Setup of job 8269:
==> flow/design.v <==
module mult(y,a,b);  
	output logic [15:0] y;
	input  logic [7:0] a,b;
	logic [15:0] y_tmp;
	logic [7:0]  a_tmp;
	logic [7:0]  b_tmp;
	logic [14:0] c1;
	logic [10:0] c2;            
	logic [14:0] out1;
	logic [12:0] out2;
	logic [10:0] out3;
	logic [8:0]  out4;
	logic [14:0] m_temp0;
	logic [13:0] m_temp1;
	logic [12:0] m_temp2;
	logic [11:0] m_temp3;
	logic [10:0] m_temp4;
	logic [9:0]  m_temp5;
	logic [8:0]  m_temp6;
	logic [7:0]  m_temp7;
	always_comb
		begin
			if(a[7])
				begin
					a_tmp = ~a+1'b1;
					if(b[7])
						begin
							b_tmp = ~b+1'b1;
							y = y_tmp ;
						end
					else
						begin
							b_tmp = b;
							y = ~y_tmp+1'b1;
						end
				end
			else
				begin
					a_tmp = a;
					if(b[7])
						begin
							b_tmp = ~b+1'b1;
							y = ~y_tmp+1'b1;
						end
					else
						begin
							b_tmp = b;
							y = y_tmp;
						end
				end
		end
	always_comb
		begin
			out1 = m_temp0 + m_temp1;
			out2 = m_temp2 + m_temp3;
			out3 = m_temp4 + m_temp5;
			out4 = m_temp6 + m_temp7;
			c1   = out1    + out2;
			c2   = out3    + out4;
			y_tmp= c1      + c2;
		end
	always_comb
		begin		
			m_temp0[14:7] = b_tmp[7]?a_tmp:8'b00000000;
			m_temp0[6:0]  = 7'b0000000;
			m_temp1[13:6] = b_tmp[6]?a_tmp:8'b00000000;
			m_temp1[5:0]  = 6'b000000;
			m_temp2[12:5] = b_tmp[5]?a_tmp:8'b00000000;
			m_temp2[4:0]  = 5'b00000;
			m_temp3[11:4] = b_tmp[4]?a_tmp:8'b00000000;
			m_temp3[3:0]  = 4'b0000;
			m_temp4[10:3] = b_tmp[3]?a_tmp:8'b00000000;
			m_temp4[2:0]  = 3'b000;
			m_temp5[9:2]  = b_tmp[2]?a_tmp:8'b00000000;
			m_temp5[1:0]  = 2'b00;
			m_temp6[8:1]  = b_tmp[1]?a_tmp:8'b00000000;
			m_temp6[0]    = 1'b0;
			m_temp7       = b_tmp[0]?a_tmp:8'b00000000;
		end
endmodule
	module cnm(rep,imp,rea,ima,req,imq);  
	output logic signed[15:0] rep, imp;
	input  logic signed[7:0] rea, req, ima, imq;
	logic signed[15:0] y0,y1,y2,y3;
	mult reaXreq (.y(y0), .a(rea), .b(req));
	mult imaXimq (.y(y1), .a(ima), .b(imq));
	mult reaXimq (.y(y2), .a(rea), .b(imq));
	mult imaXreq (.y(y3), .a(ima), .b(req));
	always_comb
		begin
			rep = y0-y1;
			imp = y2+y3;
		end
endmodule
module cnm_top (
    input  logic               clk,
    input  logic               rst,
    input  logic               in_valid,
    input  logic signed [7:0]  rea,
    input  logic signed [7:0]  ima,
    input  logic signed [7:0]  req,
    input  logic signed [7:0]  imq,
    output logic               out_valid,
    output logic signed [15:0] rep,
    output logic signed [15:0] imp
);
    logic signed [7:0]  rea_r, ima_r, req_r, imq_r;
    logic               valid_r;
    logic signed [15:0] rep_c, imp_c;
    cnm cnm (.rep(rep_c), .imp(imp_c), .rea(rea_r), .ima(ima_r), .req(req_r), .imq(imq_r));
    always_ff @(posedge clk) begin
        rea_r <= rea;
        ima_r <= ima;
        req_r <= req;
        imq_r <= imq;
        rep   <= rep_c;
        imp   <= imp_c;
        if (rst) begin
            valid_r   <= 1'b0;
            out_valid <= 1'b0;
        end else begin
            valid_r   <= in_valid;
            out_valid <= valid_r;
        end
    end
endmodule
Settings: LEC_CHECK=0, ABC_AREA=1, CAP_MARGIN=20, CORE_MARGIN=2, CORE_UTILIZATION=72, CTS_CLUSTER_DIAMETER=228, CTS_CLUSTER_SIZE=22, PLACE_DENSITY_LB_ADDON=0.26, SETUP_SLACK_MARGIN=1.04, SLEW_MARGIN=20; clock period 7.24 ns.
run.sh (not shown) runs the stock make flow with config.mk's settings and CLKGATE_MAP_FILE=.
Job 8269: it failed during global routing, and the tool reported GRT-0232.
diff inputs: job 8269 => job 8462
Settings: a change of CTS_CLUSTER_DIAMETER from 228 to 41; a deleted ABC_AREA that had been 1; a change of CORE_UTILIZATION from 72 to 66; a deleted PLACE_DENSITY_LB_ADDON that had been 0.26; a deleted SETUP_SLACK_MARGIN that had been 1.04; a deleted CTS_CLUSTER_SIZE that had been 22; a change of the clock period (ns, I/O delays scaled along) from 7.24 to 6.54.
The flow ran to completion for all of job 8462 and job 8269 but job 8269, which stopped partway.
Job 8269 did not finish; the tool stopped in global routing with error GRT-0232.
Status job 8462: flow complete, layout not clean - setup timing
Taking job 8269 as the reference, in job 8462 total number of placement rows now sits at about the same level; area share of and/or/nand/nor cells after synthesis now sits lower.
Measured against job 8269, the post-synthesis cell area of job 8462 comes out at 0.917 times the reference value.
> inputs changed (job 8462 -> job 8196)
Settings: CTS_CLUSTER_DIAMETER now 203, was 41; CTS_CLUSTER_SIZE now 100, previously not set; CORE_ASPECT_RATIO now 1.84, previously not set; ABC_AREA now 1, previously not set; the clock period (ns, I/O delays scaled along) now 7.0, was 6.54.
### Flow results
Of job 8196 and job 8462, only job 8462 fails to finish with a clean layout. Job 8462: complete, dirty (setup timing). Compared job 8196 vs job 8462, and logic gate fraction of the total cell area is up in job 8196. Summed area of non-filler cells in the final layout, job 8196 and job 8462: smaller value in job 8196.
Edits applied to the flow inputs when going from job 8196 to job 5151:
Settings: clearing CORE_ASPECT_RATIO, which used to be 1.84; clearing CTS_CLUSTER_SIZE, which used to be 100; clearing CTS_CLUSTER_DIAMETER, which used to be 203; clearing ABC_AREA, which used to be 1; swapping 66 for 40 in CORE_UTILIZATION.
--- outcome ---
Job 8196 ran to completion and came out clean on the timing, DRC and antenna checks.
Looking at the reports, job 5151 completed the entire flow and the layout it produced met the timing, DRC and antenna checks.
Combinational family with the most area after synthesis = adder cells: job 5151; combinational family with the most area after synthesis = simple AND/OR/NAND/NOR gates: job 8196
Job 5151 vs job 8196 — final estimated routing congestion in global placement dropped 5.7%.
Delta (job 5151 minus job 8196): wire length reported by the detailed router fell 8.0%; sequential share of layout area about even; total die area rose 11,000 um2.
Global routing met1 resource utilization | job 5151 below job 8196
The inputs of job 5702 differ from those of job 5151 as listed below.
Settings: CORE_UTILIZATION now 62, was 40; ABC_AREA now 1, previously not set; the clock period (ns, I/O delays scaled along) now 7.94, was 7.0.
==> comparison <==
Every run in the comparison, job 5702 and job 5151, completed the flow with a clean layout. Looking at data arrival time of the critical path, job 5702 sits 0.47 ns higher than job 5151 does. Summary — proportion of synthesized chip area in sequential cells, job 5702 relative to job 5151: lower, by 0.88 points. The core of job 5702 is more densely filled than that of job 5151. Between job 5702 and job 5151, it is job 5702 whose proportion of synthesized area in mux cells is lower, by 0.41 points. Final critical-path required period delta (job 5702 − job 5151): unfavourable. Summary of the comparison: setup slack after layout is higher in job 5702, relative to job 5151. [job 5702] critical path data required time rose 0.90 ns relative to job 5151. The synthesized area in job 5702 was higher than what job 5151 gave.
